==> job 6263 <==
==> flow/design.v <==
`timescale 1ns / 1ps
module FIR(
    input clk,
    input reset,
    input enable_fir,
    input signed [15:0] fir_data_in,
    output reg signed [31:0] fir_data_out 
    );
    reg signed [15:0] buff0, buff1, buff2, buff3, buff4, buff5, buff6, buff7, buff8, buff9, buff10, buff11, buff12, buff13, buff14;
    wire signed [15:0] tap0, tap1, tap2, tap3, tap4, tap5, tap6, tap7, tap8, tap9, tap10, tap11, tap12, tap13, tap14; 
    reg signed [31:0] acc0, acc1, acc2, acc3, acc4, acc5, acc6, acc7, acc8, acc9, acc10, acc11, acc12, acc13, acc14; 
    assign tap0 = 16'hfe64;
    assign tap1 = 16'hfc8a; 
    assign tap2 = 16'hfc04; 
    assign tap3 = 16'hff93; 
    assign tap4 = 16'h0883; 
    assign tap5 = 16'h14ef; 
    assign tap6 = 16'h1ff7; 
    assign tap7 = 16'h2463; 
    assign tap8 = 16'h1ff7; 
    assign tap9 = 16'h14ef;
    assign tap10 = 16'h0883; 
    assign tap11 = 16'hff93; 
    assign tap12 = 16'hfc04; 
    assign tap13 = 16'hfc8a; 
    assign tap14 = 16'hfe64;
	always @ (posedge clk)
        begin
            if(enable_fir == 1'b1)
                begin
                    buff0 <= fir_data_in;
                    acc0 <= tap0 * buff0;
                    buff1 <= buff0;  
                    acc1 <= tap1 * buff1;
                    buff2 <= buff1; 
                    acc2 <= tap2 * buff2;
                    buff3 <= buff2;     
                    acc3 <= tap3 * buff3;
                    buff4 <= buff3;  
                    acc4 <= tap4 * buff4;
                    buff5 <= buff4; 
                    acc5 <= tap5 * buff5;
                    buff6 <= buff5;  
                    acc6 <= tap6 * buff6;
                    buff7 <= buff6; 
                    acc7 <= tap7 * buff7;
                    buff8 <= buff7;  
                    acc8 <= tap8 * buff8;
                    buff9 <= buff8;     
                    acc9 <= tap9 * buff9;
                    buff10 <= buff9;   
                    acc10 <= tap10 * buff10;
                    buff11 <= buff10;    
                    acc11 <= tap11 * buff11;
                    buff12 <= buff11;    
                    acc12 <= tap12 * buff12;
                    buff13 <= buff12;  
                    acc13 <= tap13 * buff13;  
                    buff14 <= buff13;  
                    acc14 <= tap14 * buff14;  
                end
        end   
    always @ (posedge clk) 
        begin
            if (enable_fir == 1'b1)
                begin
                    fir_data_out <= acc0 + acc1 + acc2 + acc3 + acc4 + acc5 + acc6 + acc7 + acc8 + acc9 + acc10 + acc11 + acc12 + acc13 + acc14;
                end
        end 
endmodule
`timescale 1 ns / 1 ps
module AXIS_FIR_v1_0_S_AXIS #
    (
        parameter integer C_S_AXIS_TDATA_WIDTH	= 16
    )
    (
        input wire [3:0] s_axis_tkeep,
        output reg enable_fir,
        output reg [C_S_AXIS_TDATA_WIDTH-1 : 0] fir_data_in,
        input wire  S_AXIS_ACLK,
        input wire  S_AXIS_ARESETN,
        output wire  S_AXIS_TREADY,
        input wire [C_S_AXIS_TDATA_WIDTH-1 : 0] S_AXIS_TDATA,
        input wire [(C_S_AXIS_TDATA_WIDTH/8)-1 : 0] S_AXIS_TSTRB,
        input wire  S_AXIS_TLAST,
        input wire  S_AXIS_TVALID
    );
    function integer clogb2 (input integer bit_depth);
        begin
            for(clogb2=0; bit_depth>0; clogb2=clogb2+1)
                bit_depth = bit_depth >> 1;
        end
    endfunction
    localparam NUMBER_OF_INPUT_WORDS  = 8;
    localparam bit_num  = clogb2(NUMBER_OF_INPUT_WORDS-1);
    parameter [1:0] IDLE        = 1'b0,  
                    WRITE_FIFO  = 1'b1;  
    reg axis_tready;
    reg mst_exec_state; 
    genvar byte_index;   
    wire fifo_wren;
    reg fifo_full_flag;
    reg [bit_num-1:0] write_pointer;
    reg writes_done;
    assign S_AXIS_TREADY = axis_tready;
    always @ (posedge S_AXIS_ACLK) 
        begin  
            if (!S_AXIS_ARESETN) 
                begin
                  mst_exec_state <= IDLE;
                  axis_tready <= 1'b0;
                end  
            else
                case (mst_exec_state)
                    IDLE: 
                        if (S_AXIS_TVALID)
                            begin
                                mst_exec_state <= WRITE_FIFO;
                                axis_tready <= 1'b1;  
                            end
                        else
                            begin
                                mst_exec_state <= IDLE;
                                axis_tready <= 1'b0;  
                            end
                    WRITE_FIFO: 
                        if (writes_done)
                            begin
                                mst_exec_state <= IDLE;
                            end
                        else
                            begin
                                mst_exec_state <= WRITE_FIFO;
                            end
                endcase
        end
    always@(posedge S_AXIS_ACLK)
        begin
            if(!S_AXIS_ARESETN)
                begin
                    write_pointer <= 0;
                    writes_done <= 1'b0;
                end  
            else
                if (write_pointer <= NUMBER_OF_INPUT_WORDS-1)
                    begin
                        if (fifo_wren)
                            begin
                                write_pointer <= write_pointer + 1;
                                writes_done <= 1'b0;
                            end
                        if ((write_pointer == NUMBER_OF_INPUT_WORDS-1)|| S_AXIS_TLAST)
                            begin
                                writes_done <= 1'b1;
                            end
                    end  
        end
    assign fifo_wren = S_AXIS_TVALID && axis_tready;
    generate 
        for (byte_index=0; byte_index<= (C_S_AXIS_TDATA_WIDTH/8-1); byte_index=byte_index+1)
            begin:FIFO_GEN
                reg  [(C_S_AXIS_TDATA_WIDTH/4)-1:0] stream_data_fifo [0 : NUMBER_OF_INPUT_WORDS-1];
                always @ (posedge S_AXIS_ACLK)
                    begin
                        if (fifo_wren) 
                            begin
                                stream_data_fifo[write_pointer] <= S_AXIS_TDATA[(byte_index*8+7) -: 8];
                            end  
                    end  
            end		
    endgenerate
    always @ (posedge S_AXIS_ACLK)
        begin  
            if (!S_AXIS_ARESETN)
                begin 
                    enable_fir <= 1'b0;
                    fir_data_in <= 16'd0;
                end
            else if (fifo_wren)
                begin
                    enable_fir <= 1'b1;
                    fir_data_in <= S_AXIS_TDATA;
                end
            else 
                begin 
                    enable_fir <= enable_fir;
                    fir_data_in <= fir_data_in;
                end
        end  
endmodule
`timescale 1ns / 1ps
module AXIS_FIR_v1_0_M_AXIS #
    (
        parameter integer C_M_AXIS_TDATA_WIDTH	= 32,
        parameter integer C_M_START_COUNT	= 32
    )
	(
        output reg [3:0] m_axis_tkeep,
        input wire enable_fir,
        input wire [C_M_AXIS_TDATA_WIDTH-1 : 0] fir_data_out,
        input wire  M_AXIS_ACLK,
        input wire  M_AXIS_ARESETN,
        output wire  M_AXIS_TVALID,
        output wire [C_M_AXIS_TDATA_WIDTH-1 : 0] M_AXIS_TDATA,
        output wire [(C_M_AXIS_TDATA_WIDTH/8)-1 : 0] M_AXIS_TSTRB,
        output wire  M_AXIS_TLAST,
        input wire  M_AXIS_TREADY 
	);
	localparam NUMBER_OF_OUTPUT_WORDS = 8;                                               
	function integer clogb2 (input integer bit_depth);                                   
        begin                                                                              
            for(clogb2=0; bit_depth>0; clogb2=clogb2+1)                                      
                bit_depth = bit_depth >> 1;                                                    
        end                                                                                
	endfunction                                                                          
	localparam integer WAIT_COUNT_BITS = clogb2(C_M_START_COUNT-1);                      
	localparam bit_num  = clogb2(NUMBER_OF_OUTPUT_WORDS);                                
	parameter [1:0] IDLE          = 2'b00,  
	                INIT_COUNTER  = 2'b01,  
	                SEND_STREAM   = 2'b10;  
	reg [1:0] mst_exec_state;  
	reg [bit_num-1:0] read_pointer;                                                      
	reg [WAIT_COUNT_BITS-1 : 0] count;
	wire axis_tvalid;
	reg axis_tvalid_delay;
	wire axis_tlast;
	reg axis_tlast_delay;
	reg [C_M_AXIS_TDATA_WIDTH-1 : 0] stream_data_out;
	wire tx_en;
	reg tx_done;
	assign M_AXIS_TVALID = axis_tvalid_delay;
	assign M_AXIS_TDATA	 = stream_data_out;
	assign M_AXIS_TLAST	 = axis_tlast_delay;
	assign M_AXIS_TSTRB	 = {(C_M_AXIS_TDATA_WIDTH/8){1'b1}};
    always @(posedge M_AXIS_ACLK)                                             
        begin                                                                     
            if (!M_AXIS_ARESETN)                                                    
                begin                                                                 
                    mst_exec_state <= IDLE;                                             
                    count    <= 0;                                                      
                end                                                                   
            else                                                                    
                case (mst_exec_state)                                                 
                    IDLE:                                                               
                                mst_exec_state <= INIT_COUNTER;                              
                    INIT_COUNTER:                                                       
                        if (count == C_M_START_COUNT - 1)                               
                            begin                                                           
                                mst_exec_state <= SEND_STREAM;                               
                            end                                                             
                        else                                                              
                            begin                                                           
                                count <= count + 1;                                           
                                mst_exec_state <= INIT_COUNTER;                              
                            end                                                             
                    SEND_STREAM:                                                        
                        if (tx_done)                                                      
                            begin                                                           
                                mst_exec_state <= INIT_COUNTER;
                                count <= 0;                                     
                            end                                                             
                        else                                                              
                            begin                                                           
                                mst_exec_state <= SEND_STREAM;                                
                            end                                                             
                endcase                                                               
        end                                                                       
    assign axis_tvalid = (mst_exec_state != IDLE);
	assign axis_tlast = (read_pointer == NUMBER_OF_OUTPUT_WORDS-1);                                
    always @(posedge M_AXIS_ACLK)                                                                  
        begin                                                                                          
            if (!M_AXIS_ARESETN)                                                                         
                begin                                                                                      
                    axis_tvalid_delay <= 1'b0;                                                               
                    axis_tlast_delay <= 1'b0;                                                                
                end                                                                                        
            else                                                                                         
                begin                                                                                      
                    axis_tvalid_delay <= axis_tvalid;                                                        
                    axis_tlast_delay <= axis_tlast;                                                          
                end                                                                                        
        end                                                                                            
    always@(posedge M_AXIS_ACLK)                                               
        begin                                                                            
            if(!M_AXIS_ARESETN)                                                            
                begin                                                                        
                    read_pointer <= 0;                                                         
                    tx_done <= 1'b0;                                                           
                end                                                                          
            else                                                                           
            if (read_pointer <= NUMBER_OF_OUTPUT_WORDS-1)                                
                begin                                                                      
                    if (tx_en)                                                               
                        begin                                                                  
                            read_pointer <= read_pointer + 1;                                    
                            tx_done <= 1'b0;                                                     
                        end                                                                    
                end                                                                        
            else if (read_pointer == NUMBER_OF_OUTPUT_WORDS)                             
                begin                                                                      
                    tx_done <= 1'b1;   
                    read_pointer <= 0;  
                end                                                                        
        end                                                                              
	assign tx_en = M_AXIS_TREADY && axis_tvalid;   
    always @( posedge M_AXIS_ACLK )                  
        begin                                            
            if(!M_AXIS_ARESETN)                            
                begin                                        
                    stream_data_out <= 1;                      
                end                                          
            else if (tx_en) 
                begin                                        
                    stream_data_out <= fir_data_out;  
                end                                          
        end                                              
    always @ (posedge M_AXIS_ACLK)
        begin
            if (enable_fir == 1'b1 && M_AXIS_ARESETN == 1'b1)
                begin
                    m_axis_tkeep <= 4'hf;
                end
            else
                begin
                    m_axis_tkeep <= 4'h0;
                end
        end    
endmodule
`timescale 1 ns / 1 ps
module AXIS_FIR_v1_0 # 
    (
        parameter integer C_S_AXIS_TDATA_WIDTH	= 16,
        parameter integer C_M_AXIS_TDATA_WIDTH	= 32,
        parameter integer C_M_AXIS_START_COUNT	= 32
    )
    (
        input wire [3:0] s_axis_tkeep,
        output wire [3:0] m_axis_tkeep,
        input wire  s_axis_aclk,
        input wire  s_axis_aresetn,
        output wire  s_axis_tready,
        input wire [C_S_AXIS_TDATA_WIDTH-1 : 0] s_axis_tdata,
        input wire [(C_S_AXIS_TDATA_WIDTH/8)-1 : 0] s_axis_tstrb,
        input wire  s_axis_tlast,
        input wire  s_axis_tvalid,
        input wire  m_axis_aclk,
        input wire  m_axis_aresetn,
        output wire  m_axis_tvalid,
        output wire [C_M_AXIS_TDATA_WIDTH-1 : 0] m_axis_tdata,
        output wire [(C_M_AXIS_TDATA_WIDTH/8)-1 : 0] m_axis_tstrb,
        output wire  m_axis_tlast,
        input wire  m_axis_tready
    );
    wire [C_S_AXIS_TDATA_WIDTH-1 : 0] fir_data_in;
    wire [C_M_AXIS_TDATA_WIDTH-1 : 0] fir_data_out;
    wire enable_fir;
    AXIS_FIR_v1_0_S_AXIS # ( 
        .C_S_AXIS_TDATA_WIDTH(C_S_AXIS_TDATA_WIDTH)
    ) AXIS_FIR_v1_0_S_AXIS_inst (
        .s_axis_tkeep(s_axis_tkeep),
        .enable_fir(enable_fir),
        .fir_data_in(fir_data_in),
        .S_AXIS_ACLK(s_axis_aclk),
        .S_AXIS_ARESETN(s_axis_aresetn),
        .S_AXIS_TREADY(s_axis_tready),
        .S_AXIS_TDATA(s_axis_tdata),
        .S_AXIS_TSTRB(s_axis_tstrb),
        .S_AXIS_TLAST(s_axis_tlast),
        .S_AXIS_TVALID(s_axis_tvalid)
    );
    AXIS_FIR_v1_0_M_AXIS # ( 
        .C_M_AXIS_TDATA_WIDTH(C_M_AXIS_TDATA_WIDTH),
        .C_M_START_COUNT(C_M_AXIS_START_COUNT)
    ) AXIS_FIR_v1_0_M_AXIS_inst (
        .m_axis_tkeep(m_axis_tkeep),
        .enable_fir(enable_fir),
        .fir_data_out(fir_data_out),
        .M_AXIS_ACLK(s_axis_aclk),
        .M_AXIS_ARESETN(s_axis_aresetn),
        .M_AXIS_TVALID(m_axis_tvalid),
        .M_AXIS_TDATA(m_axis_tdata),
        .M_AXIS_TSTRB(m_axis_tstrb),
        .M_AXIS_TLAST(m_axis_tlast),
        .M_AXIS_TREADY(m_axis_tready)
    );
    FIR LPF_FIR_inst (
        .clk(s_axis_aclk),
        .reset(s_axis_aresetn),
        .enable_fir(enable_fir),
        .fir_data_in(fir_data_in),  
        .fir_data_out(fir_data_out)  
    );
endmodule
==> flow/run.sh <==
#!/bin/bash
# the make line also repeats each setting of config.mk as NAME=value (left out here)
make -C /OpenROAD-flow-scripts/flow DESIGN_CONFIG=/design/flow/config.mk WORK_HOME=/design/flow/orfs CLKGATE_MAP_FILE= finish
==> flow/config.mk <==
export PLATFORM = sky130hd
export DESIGN_NAME = AXIS_FIR_v1_0
export DESIGN_NICKNAME = AXIS_FIR_v1_0
export VERILOG_FILES = /design/flow/design.v
export SDC_FILE = /design/flow/constraint.sdc
export NUM_CORES = 4
export LEC_CHECK = 0
export ABC_AREA = 1
export CAP_MARGIN = 20
export CORE_MARGIN = 2
export CORE_UTILIZATION = 72
export MAX_ROUTING_LAYER = met4
export PLACE_DENSITY_LB_ADDON = 0.02
export SETUP_SLACK_MARGIN = 1.38
export SLEW_MARGIN = 20
==> flow/constraint.sdc <==
create_clock -name core_clock -period 4.62 [get_ports {s_axis_aclk}]
set_input_delay 0.9240 -clock core_clock [delete_from_list [all_inputs] [get_ports {s_axis_aclk}]]
set_output_delay 0.9240 -clock core_clock [all_outputs]
set_load 0.01 [all_outputs]
==> inputs of job 3062, as changes to job 6263 <==
ABC_AREA = unset   (was 1)
CTS_CLUSTER_SIZE = 14   (was unset)
MAX_ROUTING_LAYER = unset   (was met4)
PLACE_DENSITY_LB_ADDON = 0.28   (was 0.02)
SETUP_SLACK_MARGIN = -0.43   (was 1.38)
==> flow/constraint.sdc (replaced) <==
create_clock -name core_clock -period 6.19 [get_ports {s_axis_aclk}]
set_input_delay 1.2380 -clock core_clock [delete_from_list [all_inputs] [get_ports {s_axis_aclk}]]
set_output_delay 1.2380 -clock core_clock [all_outputs]
set_load 0.01 [all_outputs]
==> inputs of job 8116, as changes to job 6263 <==
ABC_AREA = unset   (was 1)
CAP_MARGIN = 15   (was 20)
CTS_CLUSTER_DIAMETER = 28   (was unset)
MAX_ROUTING_LAYER = unset   (was met4)
PLACE_DENSITY_LB_ADDON = unset   (was 0.02)
SETUP_SLACK_MARGIN = 1.64   (was 1.38)
==> flow/constraint.sdc (replaced) <==
create_clock -name core_clock -period 6.8 [get_ports {s_axis_aclk}]
set_input_delay 1.3600 -clock core_clock [delete_from_list [all_inputs] [get_ports {s_axis_aclk}]]
set_output_delay 1.3600 -clock core_clock [all_outputs]
set_load 0.01 [all_outputs]
==> Slide: Implementation Results <==
Physical Implementation Snapshot

Synthesis
  – Synth Seq Share: 25.7%
  – Synthesized-area fraction occupied by adder cells: 47.9%
  – Mean post-synth cell area: 11.0 µm²
  – # Cells Yosys: 7,357
  – Synth top area cells: fa_1 28%, edfxtp_1 24%, ha_1 20%, inv_1 9.4%, xnor2_1 3.6%
  – AND-OR/OR-AND share of the synthesized area: 6.88%
  – And+or+nand+nor area frac: 4.79%

Clock network
  – CTS buffer count: 187
  – Post-CTS sizing: 368

Global routing
  – Met3 usage: 6.68%

Run status
  – Status: finished clean

Placement
  – Placed Area: 84,500 µm²
  – Post-DP HPWL: 153 mm

Floorplanning
  – Standard-cell rows: 123
  – Core box area: 112,000 µm²
-- figures above: job 8116

==> Slide: Implementation Results <==
Physical Implementation Snapshot

Run status
  – Status: stopped before the end
  – Stage reached: 5_1_grt
  – First error: [ERROR GRT-0232] Routing congestion too high. Check the congestion heatmap in the GUI.

Synthesis
  – AND-OR/OR-AND share of the synthesized area: 4.64%
  – Synthesized-area fraction occupied by adder cells: 44.3%
  – Synth Seq Share: 23.7%
  – And+or+nand+nor area frac: 12.9%
  – # Cells Yosys: 9,506

Global routing
  – Met3 usage: 60.6%

Clock network
  – CTS buffer count: 82

Floorplanning
  – Standard-cell rows: 128
-- figures above: job 6263

==> Slide: Implementation Results <==
Physical Implementation Snapshot

Run status
  – Status: complete, but fails checks
  – Fail Reasons: setup timing

Synthesis
  – Synth Seq Share: 25.7%
  – Synth top area cells: fa_1 28%, edfxtp_1 24%, ha_1 20%, inv_1 9.4%, xnor2_1 3.6%
  – And+or+nand+nor area frac: 4.79%
  – # Cells Yosys: 7,357
  – AND-OR/OR-AND share of the synthesized area: 6.88%

Clock network
  – CTS tree: yes
  – CTS buffer count: 82
  – Post-CTS sizing: 0

Floorplanning
  – Core box area: 112,000 µm²
  – Standard-cell rows: 123

Timing
  – Worst Slack Setup Final: -0.134 ns
  – Setup violations, final: 13

Placement
  – Post-DP HPWL: 155 mm

Global routing
  – Tot GR Track Use: 33.8%
  – Met3 usage: 4.91%
-- figures above: job 3062

